==> flow/design.v (excerpt) <==
module pipelined_4stage(clk, rst, imem_addr, imem_data, aluout);
Size in the first run: roughly 6000 cells after synthesis, about 1200 flip-flops, about 76000 um2 of cells after synthesis.
export LEC_CHECK = 0
export ABC_AREA = 0
export CAP_MARGIN = 20
export CELL_PAD_IN_SITES_DETAIL_PLACEMENT = 0
export CORE_ASPECT_RATIO = 0.79
export CORE_MARGIN = 2
export CORE_UTILIZATION = 56
export GPL_ROUTABILITY_DRIVEN = 1
export GPL_TIMING_DRIVEN = 1
export MAX_ROUTING_LAYER = met4
export SLEW_MARGIN = 30
export TNS_END_PERCENT = 100
create_clock -name core_clock -period 7.31 [get_ports {clk}]
run.sh (not shown) runs the stock make flow with config.mk's settings and CLKGATE_MAP_FILE=.
The first run finished but fails on setup timing.
Change:
- ABC_AREA: 0 -> 1
- CAP_MARGIN: 20 -> 15
- CELL_PAD_IN_SITES_DETAIL_PLACEMENT: 0 -> not set
- CORE_ASPECT_RATIO: 0.79 -> 0.88
- CORE_UTILIZATION: 56 -> 58
- CTS_CLUSTER_DIAMETER: not set -> 41
- GPL_ROUTABILITY_DRIVEN: 1 -> not set
- GPL_TIMING_DRIVEN: 1 -> 0
- MAX_ROUTING_LAYER: met4 -> met5
- MIN_ROUTING_LAYER: not set -> met2
- PLACE_DENSITY: not set -> 0.89
- SLEW_MARGIN: 30 -> 5
- TNS_END_PERCENT: 100 -> not set
- clock period: 7.31 -> 8.0 ns (I/O delays scaled with it)
What happened: With this change the flow never finished: it broke off in global routing. Area after synthesis increases by 3.0%. Synthesized cell count is higher by 57%. Die area falls by 0.57%.

## red
Starting RTL as in the previous note.
clock: 6.54 ns
lec_check: 0
cap_margin: 15
core_margin: 2
core_utilization: 72
cts_cluster_size: 44
setup_slack_margin: -0.39
slew_margin: 20
red ran in full, but the layout does not pass; the checks complain about setup timing.
Input changes introduced in blue (baseline for comparison: red):
- setting PLACE_DENSITY to 0.46 for the first time
- changing SETUP_SLACK_MARGIN from -0.39 to 3.05
- changing CAP_MARGIN from 15 to 20
- removing CTS_CLUSTER_SIZE (formerly 44)
- changing CORE_UTILIZATION from 72 to 46
- setting GPL_ROUTABILITY_DRIVEN to 1 for the first time
- setting GPL_TIMING_DRIVEN to 1 for the first time
- setting ABC_AREA to 0 for the first time
- setting TNS_END_PERCENT to 100 for the first time
- setting MAX_ROUTING_LAYER to met4 for the first time
- changing SLEW_MARGIN from 20 to 30
- setting CELL_PAD_IN_SITES_DETAIL_PLACEMENT to 0 for the first time
- setting CORE_ASPECT_RATIO to 0.79 for the first time
- changing the clock period (ns, I/O delays scaled along) from 6.54 to 10.6
Findings:
- Per the final summary, blue finished and its layout is clean on timing, DRC and antenna.
- Compared with red, blue shows a lower fmax.
- blue against red: wire length went up about 11%, worst slew margin relative to its limit shows an increase of 7.4 points.
- Compared with red, blue shows a cell count that is 678 higher.
- In terms of multi-input combinational cell count, red and blue differ only marginally.
- Maximum root-to-sink buffer count: red vs blue identical
Modified inputs, green compared to blue
- CORE_UTILIZATION now 58, was 46
- PLACE_DENSITY no longer set, was 0.46
- CORE_MARGIN now 3, was 2
- SETUP_SLACK_MARGIN no longer set, was 3.05
- the clock period (ns, I/O delays scaled along) now 6.75, was 10.6
green finished all stages; however, its layout fails the closing checks, the failures being setup timing. green vs blue — number of global-route vias before repair climbed by a few percent. Minimum setup slack in the final design, blue and green, lower one = green. Relative to blue, green improves post-route minimum period. In terms of maximum single-stage delay on the critical path, blue and green differ only marginally. green vs blue: clock network area share down. The higher met2 usage of blue and green is in green. Compared with blue, green shows total power that has gone up by more than half. Reported for blue and green, synthesized cell area turned out identical to the last digit.
Setup changes, green to orange
- a deleted MAX_ROUTING_LAYER that had been met4
- a deleted ABC_AREA that had been 0
- a deleted GPL_TIMING_DRIVEN that had been 1
- a deleted CELL_PAD_IN_SITES_DETAIL_PLACEMENT that had been 0
- a change of CORE_MARGIN from 3 to 2
- a change of SLEW_MARGIN from 30 to 20
- a change of CORE_UTILIZATION from 58 to 66
- a deleted GPL_ROUTABILITY_DRIVEN that had been 1
- a deleted CORE_ASPECT_RATIO that had been 0.79
- an added SETUP_SLACK_MARGIN of 0.8
- a deleted TNS_END_PERCENT that had been 100
- a change of the clock period (ns, I/O delays scaled along) from 6.75 to 6.64
Notes after the runs:
In orange the implementation completed, yet the final layout does not meet the checks, the culprit being setup timing. green finished all stages; however, its layout fails the closing checks, the failures being setup timing. Comparing green and orange, clock power is lower on green. orange ended up with DP.EWS.aluout[22] as its last element of the critical path; green ended up with DP.EWS.aluout[24]. orange gives less length of routed met3 wiring than green did. Side by side, signal arrival time at the worst endpoint turned out lower in orange than in green. Cell area essentially unchanged between orange and green. orange ended up with a higher shortest clock period the worst path allows after layout than green did. [orange] sum of negative setup slack fell 2.90 ns relative to green.

Starting RTL as in the previous note.
clock: 2.66 ns
lec_check: 0
abc_area: 1
cap_margin: 0
core_margin: 2
core_utilization: 72
cts_cluster_diameter: 396
cts_cluster_size: 14
hold_slack_margin: -0.09
place_density_lb_addon: 0.04
setup_slack_margin: 0.72
slew_margin: 40
tns_end_percent: 5
The first run stopped in global routing (5_1_grt) on GRT-0232.
Rerun with:
ABC_AREA = unset   (was 1)
CAP_MARGIN = 20   (was 0)
CORE_UTILIZATION = 40   (was 72)
CTS_CLUSTER_DIAMETER = unset   (was 396)
CTS_CLUSTER_SIZE = unset   (was 14)
HOLD_SLACK_MARGIN = unset   (was -0.09)
MAX_ROUTING_LAYER = met4   (was unset)
PLACE_DENSITY_LB_ADDON = 0.23   (was 0.04)
SETUP_SLACK_MARGIN = unset   (was 0.72)
SLEW_MARGIN = 15   (was 40)
TNS_END_PERCENT = unset   (was 5)
clock period = 8.0 ns   (was 2.66 ns; I/O delays follow)
Effect:
- The new run went through all stages and came out clean
- die area rises by 74%
- area after synthesis is lower by 2.9%
- synthesized cell count drops by 36%
Rerun with:
MAX_ROUTING_LAYER = unset   (was met4)
PLACE_DENSITY_LB_ADDON = unset   (was 0.23)
SLEW_MARGIN = 20   (was 15)
clock period = 4.85 ns   (was 8.0 ns; I/O delays follow)
Result: The changed run finished but fails on setup timing. Clock skew went down by 0.0035 ns. Sequential cell count does not change. Register-to-register slack loses 2.9 ns. Non-clock buffer count went up by 303. Routed wire length went down by about 1.4%. Die area is unchanged. Maximum frequency went up by 3.2%. Via count went up by about 1.6%. Clock-buffer cell count went down by 13. Area after synthesis does not change.
Rerun with:
ABC_AREA = 0   (was unset)
CELL_PAD_IN_SITES_DETAIL_PLACEMENT = 0   (was unset)
CORE_ASPECT_RATIO = 0.79   (was unset)
CORE_UTILIZATION = 53   (was 40)
GPL_ROUTABILITY_DRIVEN = 1   (was unset)
GPL_TIMING_DRIVEN = 1   (was unset)
MAX_ROUTING_LAYER = met4   (was unset)
PLACE_DENSITY = 0.46   (was unset)
SLEW_MARGIN = 30   (was 20)
TNS_END_PERCENT = 100   (was unset)
clock period = 8.3 ns   (was 4.85 ns; I/O delays follow)
Effect:
- Now the flow produced a clean layout
- setup slack is better by 3.0 ns
- sequential power went down by 41%
- cell count decreases by 11%
- core utilization is higher by 12 points
- routed wire length is higher by 1.5%
- via count went down by 0.70%
- synthesized cell count is unchanged
- final area shrinks by 6.3%
- area after synthesis stays the same
- maximum frequency is lower by 5.6%
- global-route usage is higher by 11 points
Rerun with:
ABC_AREA = unset   (was 0)
CELL_PAD_IN_SITES_DETAIL_PLACEMENT = unset   (was 0)
CORE_ASPECT_RATIO = unset   (was 0.79)
CORE_UTILIZATION = 64   (was 53)
GPL_ROUTABILITY_DRIVEN = unset   (was 1)
GPL_TIMING_DRIVEN = unset   (was 1)
MAX_ROUTING_LAYER = unset   (was met4)
PLACE_DENSITY = unset   (was 0.46)
SLEW_MARGIN = 20   (was 30)
TNS_END_PERCENT = unset   (was 100)
clock period = 7.39 ns   (was 8.3 ns; I/O delays follow)
After rerunning: This time the run finished with setup timing left. Clock-buffer cell count climbs by 13. Worst setup slack loses 0.44 ns. Sequential share of layout area goes down by 0.50 points.
Power figures rest on the tool's default switching activity, not on a simulated workload.
